## job 5929
Design dut, start of the top module:
module dut #(
    parameter int DATAW = 16
)(
    input  wire                 clk,
    input  wire                 rst_n,
    input  wire                 in_valid,
    output wire                 in_ready,
    input  wire signed [DATAW-1:0] in_data,
    output reg                  out_valid,
    input  wire                 out_ready,
    output reg signed [2*DATAW-1:0] out_data
);
Settings: LEC_CHECK=0, ABC_AREA=0, CAP_MARGIN=35, CELL_PAD_IN_SITES_DETAIL_PLACEMENT=2, CORE_ASPECT_RATIO=1.36, CORE_MARGIN=4, CORE_UTILIZATION=61, CTS_CLUSTER_DIAMETER=392, GPL_ROUTABILITY_DRIVEN=1, GPL_TIMING_DRIVEN=0, MAX_ROUTING_LAYER=met4, PLACE_DENSITY=0.92, SETUP_SLACK_MARGIN=0.76, SLEW_MARGIN=10, TNS_END_PERCENT=45; clock period 12.4 ns.
run.sh (not shown) runs the stock make flow with config.mk's settings and CLKGATE_MAP_FILE=.
Tool error DPL-0033 stopped job 5929 during detailed placement (3_5_place_dp); no final results.
Setup changes, job 5929 to job 597
Settings: clearing PLACE_DENSITY, which used to be 0.92; swapping 61 for 70 in CORE_UTILIZATION; swapping 4 for 2 in CORE_MARGIN; swapping 2 for 0 in CELL_PAD_IN_SITES_DETAIL_PLACEMENT; clearing MAX_ROUTING_LAYER, which used to be met4; swapping 0 for 1 in GPL_TIMING_DRIVEN; swapping 392 for 29 in CTS_CLUSTER_DIAMETER; putting CTS_CLUSTER_SIZE at 15 where nothing was set; putting PLACE_DENSITY_LB_ADDON at 0.25 where nothing was set; swapping 1.36 for 1.41 in CORE_ASPECT_RATIO; swapping 12.4 for 6.88 in the clock period (ns, I/O delays scaled along).
Findings:
Compared with job 5929, in job 597 core outline area decreased by about 13% relative to the old numbers, share of flip-flops with an asynchronous set or reset closely matched the old numbers, synthesized netlist cell count closely matched the old numbers. Stage in which a tool error killed job 597: global routing (5_1_grt).
## Diff of input files: job 2117 against job 597
Settings: a deleted PLACE_DENSITY_LB_ADDON that had been 0.25; a change of CORE_UTILIZATION from 70 to 65; a deleted CTS_CLUSTER_SIZE that had been 15.
--- outcome ---
- Looking at vertical die dimension, job 2117 sits 5.4 um above job 597.
- Worst-case setup slack after placement (job 2117 over job 597): increase, 0.097 ns
- Job 2117 vs. job 597: post-detailed-placement half-perimeter wirelength moved down, post-CTS setup repair buffer count lower, placeable core region saw an increase, effective utilization at floorplan now sits lower.
- Among job 2117 and job 597, a clean, completed layout was produced by job 2117 alone.
- Job 597 | ERROR | global routing (5_1_grt)
> inputs changed (job 2117 -> job 7301)
Settings: removing CTS_CLUSTER_DIAMETER (formerly 29); changing SLEW_MARGIN from 10 to 20; removing SETUP_SLACK_MARGIN (formerly 0.76); removing GPL_TIMING_DRIVEN (formerly 1); changing CORE_UTILIZATION from 65 to 40; setting PLACE_DENSITY to 0.6 for the first time; changing CAP_MARGIN from 35 to 20; removing CELL_PAD_IN_SITES_DETAIL_PLACEMENT (formerly 0); removing GPL_ROUTABILITY_DRIVEN (formerly 1); removing CORE_ASPECT_RATIO (formerly 1.41); removing TNS_END_PERCENT (formerly 45); removing ABC_AREA (formerly 0); changing the clock period (ns, I/O delays scaled along) from 6.88 to 7.5.
Findings:
- The run with more setup slack is job 7301; job 2117 has less.
- Summary: with job 2117 as the reference, number of nets in the finished design in job 7301 moved down by a little under 10%.
- On total global routing track utilization: job 7301 sits below job 2117.
- From job 2117 to job 7301 the numbers moved as follows: final instance area now sits lower; buffer share of cell area now sits lower; total instance count after detailed placement now sits higher.
Input-level comparison between job 7217 and job 7301:
Settings: CTS_CLUSTER_SIZE now 41, previously not set; CTS_CLUSTER_DIAMETER now 336, previously not set; SETUP_SLACK_MARGIN now -0.66, previously not set; CELL_PAD_IN_SITES_GLOBAL_PLACEMENT now 3, previously not set; PLACE_DENSITY now 0.57, was 0.6.
- The lower via total after detailed routing came out of job 7301.
- Taking job 7301 as the reference, in job 7217 first-pass GRT wire length higher, detailed placer's ending HPWL moved up, non-clock buffer total of the final layout moved up, worst clock skew on the final layout held.
- Lower number of placed instances with taps included among job 7301 and job 7217: job 7301
- sky130_fd_sc_hd__fa_1 as the cell type of the slowest stage on the worst timing path was reported by job 7217, and sky130_fd_sc_hd__clkdlybuf4s50_1 by job 7301.
- The setup slack of job 7217 is smaller than that of job 7301.

Setup of P:
dut again, from the RTL that the note above started with.
clock: 4.27 ns
lec_check: 0
cap_margin: 15
cell_pad_in_sites_detail_placement: 2
cell_pad_in_sites_global_placement: 3
core_aspect_ratio: 1.11
core_margin: 7
core_utilization: 40
gpl_routability_driven: 0
max_routing_layer: met4
place_density_lb_addon: 0.26
setup_slack_margin: 0.19
slew_margin: 25
tns_end_percent: 90
P got as far as 4_1_cts, where a tool error ended the run.
## Diff of input files: Q against P
Settings: putting PLACE_DENSITY at 0.6 where nothing was set; clearing MAX_ROUTING_LAYER, which used to be met4; clearing SETUP_SLACK_MARGIN, which used to be 0.19; swapping 15 for 20 in CAP_MARGIN; clearing GPL_ROUTABILITY_DRIVEN, which used to be 0; clearing TNS_END_PERCENT, which used to be 90; swapping 7 for 2 in CORE_MARGIN; swapping 40 for 65 in CORE_UTILIZATION; clearing CELL_PAD_IN_SITES_GLOBAL_PLACEMENT, which used to be 3; clearing PLACE_DENSITY_LB_ADDON, which used to be 0.26; clearing CELL_PAD_IN_SITES_DETAIL_PLACEMENT, which used to be 2; swapping 25 for 20 in SLEW_MARGIN; clearing CORE_ASPECT_RATIO, which used to be 1.11; swapping 4.27 for 6.23 in the clock period (ns, I/O delays scaled along).
[summary]
Synthesized-area fraction occupied by ao, oa, aoi and oai cells came out exactly the same in P and Q. In Q the chip area turned out about 45% lower than in P. Of P and Q, the run reporting the higher worst slack after detailed placement was Q. Placement-stage cell area of Q falls short of that of P by a few percent. The floorplan-stage core utilization in Q was higher than what P gave. Post-placement cell count went down by a few percent going from P to Q. Q finished every stage; the final checks, however, were not passed, the failures being negative setup slack. Of the two candidates, P has the worse core outline area and Q the better one.

== raven ==
dut again, from the RTL that the note above started with.
make LEC_CHECK=0 ABC_AREA=0 CAP_MARGIN=35 CELL_PAD_IN_SITES_DETAIL_PLACEMENT=1 CELL_PAD_IN_SITES_GLOBAL_PLACEMENT=1 CORE_ASPECT_RATIO=1.36 CORE_MARGIN=4 CORE_UTILIZATION=61 CTS_CLUSTER_DIAMETER=392 CTS_CLUSTER_SIZE=45 GPL_ROUTABILITY_DRIVEN=1 GPL_TIMING_DRIVEN=0 MAX_ROUTING_LAYER=met4 PLACE_DENSITY=0.92 SETUP_SLACK_MARGIN=0.76 SLEW_MARGIN=10 TNS_END_PERCENT=45 finish   # period 12.4 ns
raven: flow completed, timing, DRC and antenna clean
diff inputs: raven => quartz
Settings: an added MIN_ROUTING_LAYER of met2; a change of CTS_CLUSTER_SIZE from 45 to 80; a change of SETUP_SLACK_MARGIN from 0.76 to 1.65; a change of CORE_MARGIN from 4 to 5; a change of TNS_END_PERCENT from 45 to 5; a change of the clock period (ns, I/O delays scaled along) from 12.4 to 5.92.
### Flow results
As the logs show, quartz stopped at clock tree synthesis (4_1_cts) after a tool error, so it never reached the end of the flow. Die size: quartz exceeds raven. Routability-driven placement congestion ratio: quartz vs raven up 0.80%. Sequential cell area fraction in the yosys report: quartz vs raven identical. From raven to quartz the numbers moved as follows: die outline height climbed about 1.3%, number of top-level pins closely matched the old numbers.
> inputs changed (quartz -> pepper)
Settings: SLEW_MARGIN changed from 10 to 20; TNS_END_PERCENT removed (was 5); MIN_ROUTING_LAYER removed (was met2); CORE_ASPECT_RATIO removed (was 1.36); CTS_CLUSTER_SIZE removed (was 80); CORE_MARGIN changed from 5 to 2; CORE_UTILIZATION changed from 61 to 19; CTS_CLUSTER_DIAMETER removed (was 392); CELL_PAD_IN_SITES_GLOBAL_PLACEMENT removed (was 1); ABC_AREA removed (was 0); GPL_ROUTABILITY_DRIVEN changed from 1 to 0; PLACE_DENSITY removed (was 0.92); MAX_ROUTING_LAYER removed (was met4); CAP_MARGIN changed from 35 to 20; SETUP_SLACK_MARGIN removed (was 1.65); CELL_PAD_IN_SITES_DETAIL_PLACEMENT removed (was 1); the clock period (ns, I/O delays scaled along) changed from 5.92 to 7.5.
Results
- pepper completed every stage of the flow, and the final layout passed the timing, design-rule and antenna checks.
- Total cell area reported by yosys after synthesis of pepper is on par with quartz.
- Compared with quartz, in pepper cell area after placement rose by about 4%; pre-CTS setup slack rose by 1140 ps; tally of buffers added on design ports stayed essentially flat; number of distinct library cell variants in the gate-level netlist after synthesis stayed essentially flat.
- Against quartz as the reference, pepper delivers a lower total half-perimeter wirelength after legalization and detailed placement.
- Cmp pepper and quartz / instance count after placement with tap cells included / higher: pepper
- Adder-cell share of the synthesized area came out exactly the same in pepper and quartz.
- | die area | lower: quartz |
- Measured against quartz, the floorplan die height of pepper comes out at 1.5 times the reference value.
- The area of the placeable core in pepper was higher than what quartz gave.

dut again, from the RTL that the note above started with.
export LEC_CHECK = 0
export ABC_AREA = 0
export CAP_MARGIN = 0
export CELL_PAD_IN_SITES_DETAIL_PLACEMENT = 0
export CORE_ASPECT_RATIO = 0.85
export CORE_MARGIN = 2
export CORE_UTILIZATION = 68
export CTS_CLUSTER_DIAMETER = 29
export CTS_CLUSTER_SIZE = 90
export GPL_ROUTABILITY_DRIVEN = 1
export GPL_TIMING_DRIVEN = 1
export SETUP_SLACK_MARGIN = 0.76
export SLEW_MARGIN = 10
export TNS_END_PERCENT = 5
create_clock -name core_clock -period 6.54 [get_ports {clk}]
The baseline completed, yet does not pass: setup timing.
Edit:
Settings changed: CAP_MARGIN 0 to 35, CORE_ASPECT_RATIO 0.85 to 1.92, CORE_UTILIZATION 68 to 28, CTS_CLUSTER_DIAMETER 29 to 392, CTS_CLUSTER_SIZE 90 to unset, GPL_TIMING_DRIVEN 1 to 0, PLACE_DENSITY set to 0.92, TNS_END_PERCENT 5 to 45.
Clock period 6.54 ns to 12.4 ns, I/O delays scaled along.
After rerunning: Now the flow produced a clean layout; cell area goes down by 17%; core utilization goes down by 62 points; setup slack improved by 3100 ps; via count goes down by 16%.
Edit:
Settings changed: CELL_PAD_IN_SITES_DETAIL_PLACEMENT 0 to 1, CELL_PAD_IN_SITES_GLOBAL_PLACEMENT set to 1, CORE_ASPECT_RATIO 1.92 to 1.36, CORE_MARGIN 2 to 4, CORE_UTILIZATION 28 to 61, CTS_CLUSTER_SIZE set to 45, MAX_ROUTING_LAYER set to met4, MIN_ROUTING_LAYER set to met2, TNS_END_PERCENT 45 to 15.
Clock period 12.4 ns to 5.92 ns, I/O delays scaled along.
=>
- Now the flow died in clock tree synthesis, error DPL-0033
- synthesized area is unchanged
- die size falls by well over a third
- synthesized cell count stays the same
Edit:
Settings changed: ABC_AREA 0 to unset, CAP_MARGIN 35 to 20, CELL_PAD_IN_SITES_DETAIL_PLACEMENT 1 to unset, CELL_PAD_IN_SITES_GLOBAL_PLACEMENT 1 to unset, CORE_ASPECT_RATIO 1.36 to unset, CORE_MARGIN 4 to 2, CORE_UTILIZATION 61 to 64, CTS_CLUSTER_DIAMETER 392 to unset, CTS_CLUSTER_SIZE 45 to unset, GPL_ROUTABILITY_DRIVEN 1 to unset, GPL_TIMING_DRIVEN 0 to unset, MAX_ROUTING_LAYER met4 to unset, MIN_ROUTING_LAYER met2 to unset, PLACE_DENSITY 0.92 to unset, SETUP_SLACK_MARGIN 0.76 to unset, SLEW_MARGIN 10 to 20, TNS_END_PERCENT 15 to unset.
Clock period 5.92 ns to 5.81 ns, I/O delays scaled along.
=> The new run finished but fails on setup timing. Die area drops by roughly a tenth. Synthesized cell count is unchanged. Area after synthesis is unchanged.
